==> flow/design.v (excerpt) <==
module mult_32bit_no_ops(
    input              clk,
    input              reset,
    input              start,
    input              signed_mode,  
    input       [31:0] op_a,
    input       [31:0] op_b,
    output reg         done,
    output reg  [63:0] product_out
);
Settings: LEC_CHECK=0, ABC_AREA=1, CAP_MARGIN=0, CORE_ASPECT_RATIO=1.54, CORE_MARGIN=2, CORE_UTILIZATION=71, CTS_CLUSTER_SIZE=37, GPL_ROUTABILITY_DRIVEN=1, MAX_ROUTING_LAYER=met5, PLACE_DENSITY=0.91, SLEW_MARGIN=20, TNS_END_PERCENT=5; clock period 10.3 ns.
run.sh (not shown) runs the stock make flow with config.mk's settings and CLKGATE_MAP_FILE=.
The first run finished with setup timing left.
Rerun with:
Settings changed: ABC_AREA 1 to default, CORE_UTILIZATION 71 to 70, CTS_CLUSTER_SIZE 37 to default, PLACE_DENSITY 0.91 to default, PLACE_DENSITY_LB_ADDON from default to 0.27, SETUP_SLACK_MARGIN from default to 1.87.
Clock period 10.3 ns to 7.57 ns, I/O delays scaled along.
=> This time the run failed in global routing; die size decreases by a few percent; area after synthesis decreases by a little under a tenth; synthesized cell count decreases by a quarter to a third.
Rerun with:
Settings changed: CORE_UTILIZATION 70 to 19, CTS_CLUSTER_DIAMETER from default to 291, CTS_CLUSTER_SIZE from default to 99, SETUP_SLACK_MARGIN 1.87 to 2.91.
Clock period 7.57 ns to 11.8 ns, I/O delays scaled along.
Result:
- This time the run finished but fails on setup timing
- synthesized cell count stays the same
- die size rose to 3.6 times its value
- area after synthesis is unchanged
Rerun with:
Settings changed: CORE_UTILIZATION 19 to 71, CTS_CLUSTER_DIAMETER 291 to default, CTS_CLUSTER_SIZE 99 to 35, PLACE_DENSITY_LB_ADDON 0.27 to default, SETUP_SLACK_MARGIN 2.91 to default.
Clock period 11.8 ns to 11.6 ns, I/O delays scaled along.
The new run reached the layout checks and failed them: setup timing.
Worst hold slack is better by 0.0050 ns.
Via count increases by about 8%.
Register-to-register slack is worse by 0.32 ns.
Clock-buffer cell count decreases by 3.
Die size decreases by about 70%.
Global-route usage increases by 26 points.

run A:
Starting RTL as in the previous note.
Settings: LEC_CHECK=0, ABC_AREA=1, CAP_MARGIN=20, CORE_MARGIN=2, CORE_UTILIZATION=72, CTS_CLUSTER_DIAMETER=354, CTS_CLUSTER_SIZE=100, PLACE_DENSITY=0.38, SETUP_SLACK_MARGIN=2.42, SLEW_MARGIN=20, TNS_END_PERCENT=5; clock period 8.16 ns.
What ended run A was a tool error in 5_1_grt; the run never finished.
Modified inputs, run B compared to run A
- a deleted PLACE_DENSITY that had been 0.38
- a deleted CTS_CLUSTER_SIZE that had been 100
- a deleted CTS_CLUSTER_DIAMETER that had been 354
- an added PLACE_DENSITY_LB_ADDON of 0.24
- a deleted SETUP_SLACK_MARGIN that had been 2.42
- a deleted ABC_AREA that had been 1
- a change of the clock period (ns, I/O delays scaled along) from 8.16 to 11.6
==> results <==
Layout checks on run B: not met. Flow itself completed; violations: setup timing. Compared to run A, run B has cell total after placement 496 lower. In the reports for run A and run B, the larger number of resized instances in the post-cts repair step belongs to run A. Compared with run A, run B improves die footprint. Area of the synthesized netlist per yosys stat is higher on run A. Of run A and run B, run A shows the lower synthesized area per cell, with run B above it. Compared with run A, run B shows count of cell types in the netlist that has gone up by more than a quarter. Against run A as the reference, run B delivers a lower synthesized area. Synthesized cell count: run B < run A. The higher total half-perimeter wirelength after legalization and detailed placement came out of run A. Against run A, number of cell instances after yosys synthesis in run B fell by more than a quarter.
diff inputs: run B => run C
- an added CTS_CLUSTER_SIZE of 35
- a change of CORE_UTILIZATION from 72 to 71
- a deleted PLACE_DENSITY_LB_ADDON that had been 0.24
- an added SETUP_SLACK_MARGIN of 2.89
- a change of the clock period (ns, I/O delays scaled along) from 11.6 to 10.2
## What came out
- Layout checks on run C: not met. Flow itself completed; violations: setup timing.
- Going from run B to run C, layout-stage area growth over the synthesis result shows an increase of 8.9 points, share of the clock period used by the worst path moved up.
- Run B → run C: DRC violation count after routing level; die area increased 1.4%; time the final worst path needs with I/O delays and setup climbed 0.22 ns.
What run D does differently from run C at the input level:
- TNS_END_PERCENT: 5 -> unset
- ABC_AREA: unset -> 1
- PLACE_DENSITY: unset -> 0.91
- SETUP_SLACK_MARGIN: 2.89 -> unset
- the clock period (ns, I/O delays scaled along): 10.2 -> 10.1
==> results <==
Complete run, failing final checks: run C, reason setup timing.
What the final checks of run D revealed, after a flow that finished every stage, was a layout that fails on setup timing.
Against run C, run D reports a placed cell area that is higher.
Across both runs, first-pass GRT wire length was higher for run D than for run C.
In the tables for run D and run C, fraction of power consumed by combinational cells reads lower with run D.
Run D vs run C: chip height up by a few percent

## try-raven
Starting RTL as in the previous note.
## mult_32bit_no_ops
module mult_32bit_no_ops(
    input              clk,
    input              reset,
    input              start,
    input              signed_mode,  
    input       [31:0] op_a,
    input       [31:0] op_b,
    output reg         done,
    output reg  [63:0] product_out
);
    reg [63:0] A_reg;        
    reg [31:0] M_reg;        
    reg [5:0]  count;        
    reg        sign_a;      
    reg        sign_b;      
    reg [31:0] next_M_val;       
    reg [31:0] next_A_low_val;   
    reg [31:0] A_high_val_to_use;  
    wire [31:0] sum_partial;  
    wire        carry_out;    
    wire result_is_negative = signed_mode & (op_a[31] ^ op_b[31]);
    wire [64:0] A_reg_concat; 
    rca_32bit rca_inst (
        .a(A_reg[63:32]),             
        .b(M_reg),                    
        .cin(1'b0),
        .sum(sum_partial),
        .cout(carry_out)
    );
    wire [31:0] abs_a_sum;
    rca_32bit rca_abs_a_inst (
        .a(~op_a), .b(32'h0), .cin(1'b1), .sum(abs_a_sum), .cout()
    );
    wire [31:0] abs_b_sum;
    rca_32bit rca_abs_b_inst (
        .a(~op_b), .b(32'h0), .cin(1'b1), .sum(abs_b_sum), .cout()
    );
  ...
export LEC_CHECK = 0
export CAP_MARGIN = 0
export CORE_ASPECT_RATIO = 1.54
export CORE_MARGIN = 2
export CORE_UTILIZATION = 19
export CTS_CLUSTER_DIAMETER = 238
export CTS_CLUSTER_SIZE = 100
export GPL_ROUTABILITY_DRIVEN = 1
export MAX_ROUTING_LAYER = met5
export PLACE_DENSITY = 0.91
export SLEW_MARGIN = 20
export TNS_END_PERCENT = 5
create_clock -name core_clock -period 11.8 [get_ports {clk}]
try-raven ran in full, but the layout does not pass; the checks complain about negative setup slack.
> inputs changed (try-raven -> try-tundra)
Settings: PLACE_DENSITY removed (was 0.91); CTS_CLUSTER_DIAMETER removed (was 238); CTS_CLUSTER_SIZE changed from 100 to 37; CORE_UTILIZATION changed from 19 to 71; the clock period (ns, I/O delays scaled along) changed from 11.8 to 10.9.
Results
Although try-tundra finished all stages, its layout failed final checks on negative setup slack.
Delta (try-tundra minus try-raven): via count of the first global-routing pass went up by about 10%; final critical delay including setup and external delays went down by 0.010 ns.
Run comparison: try-tundra top layer used by detailed routing met4; try-raven top layer used by detailed routing met5
Changes observed in try-tundra relative to try-raven: routed length on met1 -2200 um, setup slack -0.89 ns, average footprint of a synthesized cell ~0 delta.
diff inputs: try-tundra => try-fjord
Settings: CTS_CLUSTER_SIZE removed (was 37); CORE_UTILIZATION changed from 71 to 19; PLACE_DENSITY_LB_ADDON newly set to 0.27; the clock period (ns, I/O delays scaled along) changed from 10.9 to 11.8.
[summary]
- Floorplan die area grows by more than 100% when moving from try-tundra to try-fjord.
- Portion of the clock cycle consumed by the worst path in the final layout was higher in the run labelled try-tundra.
- Count of plain and timing-repair buffers in the layout delta for try-fjord relative to try-tundra: 5 lower
- try-fjord ended up with more standard cells than try-tundra.
- Against try-tundra as the reference, try-fjord delivers a lower combinational power share.
- Every stage of try-fjord finished as expected; the final checks, on the other hand, flagged negative setup slack, which means the layout fails.
- In the metrics for try-fjord and try-tundra, the one carrying the higher delay of the slowest cell on the worst path is try-fjord.
- Summary of try-fjord over try-tundra: core outline area went up, hold violation total from the final report closely matched the old numbers, aggregate routed wire length rose 2900 um, maximum number of pins on one net before global-route repair lower, via count shrank by 12%.

mult_32bit_no_ops again, from the RTL that the note above started with.
## mult_32bit_no_ops
module mult_32bit_no_ops(
    input              clk,
    input              reset,
    input              start,
    input              signed_mode,  
    input       [31:0] op_a,
    input       [31:0] op_b,
    output reg         done,
    output reg  [63:0] product_out
);
make LEC_CHECK=0 CAP_MARGIN=20 CORE_ASPECT_RATIO=0.5 CORE_MARGIN=2 CORE_UTILIZATION=46 CTS_CLUSTER_DIAMETER=290 CTS_CLUSTER_SIZE=95 GPL_ROUTABILITY_DRIVEN=0 HOLD_SLACK_MARGIN=-0.09 PLACE_DENSITY=0.42 SLEW_MARGIN=20 TNS_END_PERCENT=15 finish   # period 14.0 ns
The first run completed with no timing, DRC or antenna violations.
Next try:
Settings changed: CORE_ASPECT_RATIO 0.5 to default, CORE_UTILIZATION 46 to 58, CTS_CLUSTER_DIAMETER 290 to default, CTS_CLUSTER_SIZE 95 to default, GPL_ROUTABILITY_DRIVEN 0 to default, HOLD_SLACK_MARGIN -0.09 to default, PLACE_DENSITY 0.42 to default, SETUP_SLACK_MARGIN from default to 1.55, TNS_END_PERCENT 15 to default.
Clock period 14.0 ns to 8.1 ns, I/O delays scaled along.
=> This time the run completed, yet does not pass: setup timing; fmax increases by roughly a tenth; die area decreases by about a fifth; worst hold slack is worse by 0.0083 ns.
Next try:
Settings changed: CORE_UTILIZATION 58 to 71, CTS_CLUSTER_SIZE from default to 35, SETUP_SLACK_MARGIN 1.55 to default.
Clock period 8.1 ns to 11.5 ns, I/O delays scaled along.
Effect:
- The new run finished with setup timing left
- worst setup slack gains 3.3 ns
- power shrinks by 33%
- wire length rose by about 1.4%
- core utilization goes up by 6.9 points
- via count rises by about 4%
- cell count drops by about 6%
- sequential power came out lower by about 27%
- area after synthesis does not change
- die area falls by 18%
Next try:
Settings changed: CTS_CLUSTER_SIZE 35 to 37, HOLD_SLACK_MARGIN from default to -0.08, SETUP_SLACK_MARGIN from default to 2.26, TNS_END_PERCENT from default to 5.
Clock period 11.5 ns to 7.84 ns, I/O delays scaled along.
The new run died in 4_1_cts, error DPL-0033.
Synthesized cell count stays the same.
Die size is unchanged.
Synthesized area stays the same.
No activity file was given, so power comes from the tool's default toggle rates.
